// usb_top_level
module usb_top_level(
    input logic clk,
    input logic n_rst,
    input logic hsel,
    input logic [3:0] haddr,
    input logic [1:0] htrans,
    input logic  [1:0] hsize,
    input logic hwrite,
    input logic [31:0] hwdata,
    output logic [31:0] hrdata,
    output logic hresp,
    output logic hready,
    output logic d_mode,
    input logic d_plus_in,
    input logic d_minus_in,
    output logic d_plus_out,
    output logic d_minus_out,
    output logic [6:0] buffer_occupancy,
    output logic get_rx_data,
    output logic [3:0] tx_packet,
    output logic tx_transfer_active
);
clock: 9.87 ns
lec_check: 0
cap_margin: 20
cell_pad_in_sites_detail_placement: 0
core_margin: 2
core_utilization: 42
min_routing_layer: met1
place_density_lb_addon: 0.29
slew_margin: 5
run.sh (not shown) runs the stock make flow with config.mk's settings and CLKGATE_MAP_FILE=.
Edit:
--- a/flow/config.mk
+++ b/flow/config.mk
@@ -9 +8,0 @@
-export CELL_PAD_IN_SITES_DETAIL_PLACEMENT = 0
@@ -11,4 +10,3 @@
-export CORE_UTILIZATION = 42
-export MIN_ROUTING_LAYER = met1
-export PLACE_DENSITY_LB_ADDON = 0.29
-export SLEW_MARGIN = 5
+export CORE_UTILIZATION = 72
+export SETUP_SLACK_MARGIN = 0.14
+export SLEW_MARGIN = 20
==> flow/constraint.sdc (replaced) <==
create_clock -name core_clock -period 3.7 [get_ports {clk}]
set_input_delay 0.7400 -clock core_clock [delete_from_list [all_inputs] [get_ports {clk}]]
set_output_delay 0.7400 -clock core_clock [all_outputs]
set_load 0.01 [all_outputs]
- The changed run stopped in global routing
- synthesized cell count is unchanged
- die size fell by 41%
- area after synthesis does not change
Edit:
--- a/flow/config.mk
+++ b/flow/config.mk
@@ -10,2 +10 @@
-export CORE_UTILIZATION = 72
-export SETUP_SLACK_MARGIN = 0.14
+export CORE_UTILIZATION = 44
==> flow/constraint.sdc (replaced) <==
create_clock -name core_clock -period 11.3 [get_ports {clk}]
set_input_delay 2.2600 -clock core_clock [delete_from_list [all_inputs] [get_ports {clk}]]
set_output_delay 2.2600 -clock core_clock [all_outputs]
set_load 0.01 [all_outputs]
What happened: This time the run produced a clean layout. Synthesized cell count does not change. Area after synthesis stays the same. Die area grows by 62%.
Edit:
--- a/flow/config.mk
+++ b/flow/config.mk
@@ -10 +10,2 @@
-export CORE_UTILIZATION = 44
+export CORE_UTILIZATION = 68
+export CTS_CLUSTER_SIZE = 50
==> flow/constraint.sdc (replaced) <==
create_clock -name core_clock -period 7.61 [get_ports {clk}]
set_input_delay 1.5220 -clock core_clock [delete_from_list [all_inputs] [get_ports {clk}]]
set_output_delay 1.5220 -clock core_clock [all_outputs]
set_load 0.01 [all_outputs]
- non-clock buffer count rises by 13
- critical path depth rises by 1
- clock-buffer cell count falls by 13
- die size falls by 35%
- power rises by 43%
- clock skew rises by 24 ps
- cell count falls by 7.1%
- sequential share of layout area rises by 0.87 points
Edit:
--- a/flow/config.mk
+++ b/flow/config.mk
@@ -7,0 +8 @@
+export ABC_AREA = 1
@@ -11,0 +13 @@
+export PLACE_DENSITY_LB_ADDON = 0.01
==> flow/constraint.sdc (replaced) <==
create_clock -name core_clock -period 5.36 [get_ports {clk}]
set_input_delay 1.0720 -clock core_clock [delete_from_list [all_inputs] [get_ports {clk}]]
set_output_delay 1.0720 -clock core_clock [all_outputs]
set_load 0.01 [all_outputs]
The new run produced a clean layout.
Non-clock buffer count goes down by 24.
Wire length decreases by 2.3%.
Sequential share of layout area came out lower by 1.9 points.
Via count rises by 6.1%.
Core utilization hardly moves.

---

usb_top_level again, from the RTL that the note above started with.
## usb_top_level
module usb_top_level(
    input logic clk,
    input logic n_rst,
    input logic hsel,
    input logic [3:0] haddr,
    input logic [1:0] htrans,
    input logic  [1:0] hsize,
    input logic hwrite,
    input logic [31:0] hwdata,
    output logic [31:0] hrdata,
    output logic hresp,
    output logic hready,
    output logic d_mode,
    input logic d_plus_in,
    input logic d_minus_in,
    output logic d_plus_out,
    output logic d_minus_out,
    output logic [6:0] buffer_occupancy,
    output logic get_rx_data,
    output logic [3:0] tx_packet,
    output logic tx_transfer_active
);
export LEC_CHECK = 0
export ABC_AREA = 0
export CAP_MARGIN = 40
export CORE_ASPECT_RATIO = 1.22
export CORE_MARGIN = 2
export CORE_UTILIZATION = 69
export CTS_CLUSTER_SIZE = 72
export GPL_ROUTABILITY_DRIVEN = 1
export GPL_TIMING_DRIVEN = 0
export PLACE_DENSITY = 0.88
export SLEW_MARGIN = 30
create_clock -name core_clock -period 5.83 [get_ports {clk}]
The baseline did not get past 5_1_grt.
Next try:
CORE_UTILIZATION = 34   (was 69)
SETUP_SLACK_MARGIN = 0.2   (was default)
clock period = 8.44 ns   (was 5.83 ns; I/O delays follow)
This time the run produced a clean layout. Synthesized area is unchanged. Synthesized cell count does not change. Die area rose by about 100%.

---

usb_top_level again, from the RTL that the note above started with.
==> flow/config.mk <==
export PLATFORM = sky130hd
export DESIGN_NAME = usb_top_level
export DESIGN_NICKNAME = usb_top_level
export VERILOG_FILES = /design/flow/design.v
export SDC_FILE = /design/flow/constraint.sdc
export NUM_CORES = 4
export LEC_CHECK = 0
export ABC_AREA = 0
export CAP_MARGIN = 40
export CORE_ASPECT_RATIO = 1.22
export CORE_MARGIN = 2
export CORE_UTILIZATION = 60
export CTS_CLUSTER_SIZE = 20
export GPL_ROUTABILITY_DRIVEN = 1
export GPL_TIMING_DRIVEN = 1
export SETUP_SLACK_MARGIN = 0.2
export SLEW_MARGIN = 30
==> flow/constraint.sdc <==
create_clock -name core_clock -period 4.9 [get_ports {clk}]
set_input_delay 0.9800 -clock core_clock [delete_from_list [all_inputs] [get_ports {clk}]]
set_output_delay 0.9800 -clock core_clock [all_outputs]
set_load 0.01 [all_outputs]
Then changed:
CAP_MARGIN = 15   (was 40)
CORE_UTILIZATION = 70   (was 60)
CTS_CLUSTER_DIAMETER = 345   (was not set)
SETUP_SLACK_MARGIN = 0.51   (was 0.2)
clock period = 3.83 ns   (was 4.9 ns; I/O delays follow)
=>
- With this change the flow completed, yet does not pass: negative setup slack
- hold slack gets worse by 0.28 ns
- utilization came out higher by 14 points
- cell area goes up by 2.2%
- worst setup slack gets worse by 0.62 ns
- die area falls by 14%
- clock power fell by 21%
- critical path depth stays the same
- flip-flop count is unchanged
Then changed:
ABC_AREA = not set   (was 0)
CAP_MARGIN = 20   (was 15)
CORE_ASPECT_RATIO = not set   (was 1.22)
CTS_CLUSTER_DIAMETER = 355   (was 345)
GPL_ROUTABILITY_DRIVEN = not set   (was 1)
GPL_TIMING_DRIVEN = not set   (was 1)
SETUP_SLACK_MARGIN = not set   (was 0.51)
SLEW_MARGIN = 20   (was 30)
clock period = 5.26 ns   (was 3.83 ns; I/O delays follow)
With this change the flow ran to the end with no violations.
Cell area is lower by 7.5%.
Clock-buffer cell count shrinks by 5.
Wire length goes down by about 14%.
Area after synthesis is unchanged.
Critical path depth does not change.
Setup slack improves by 0.43 ns.
Worst hold slack gains 0.38 ns.
Power and IR drop assume default switching activity.
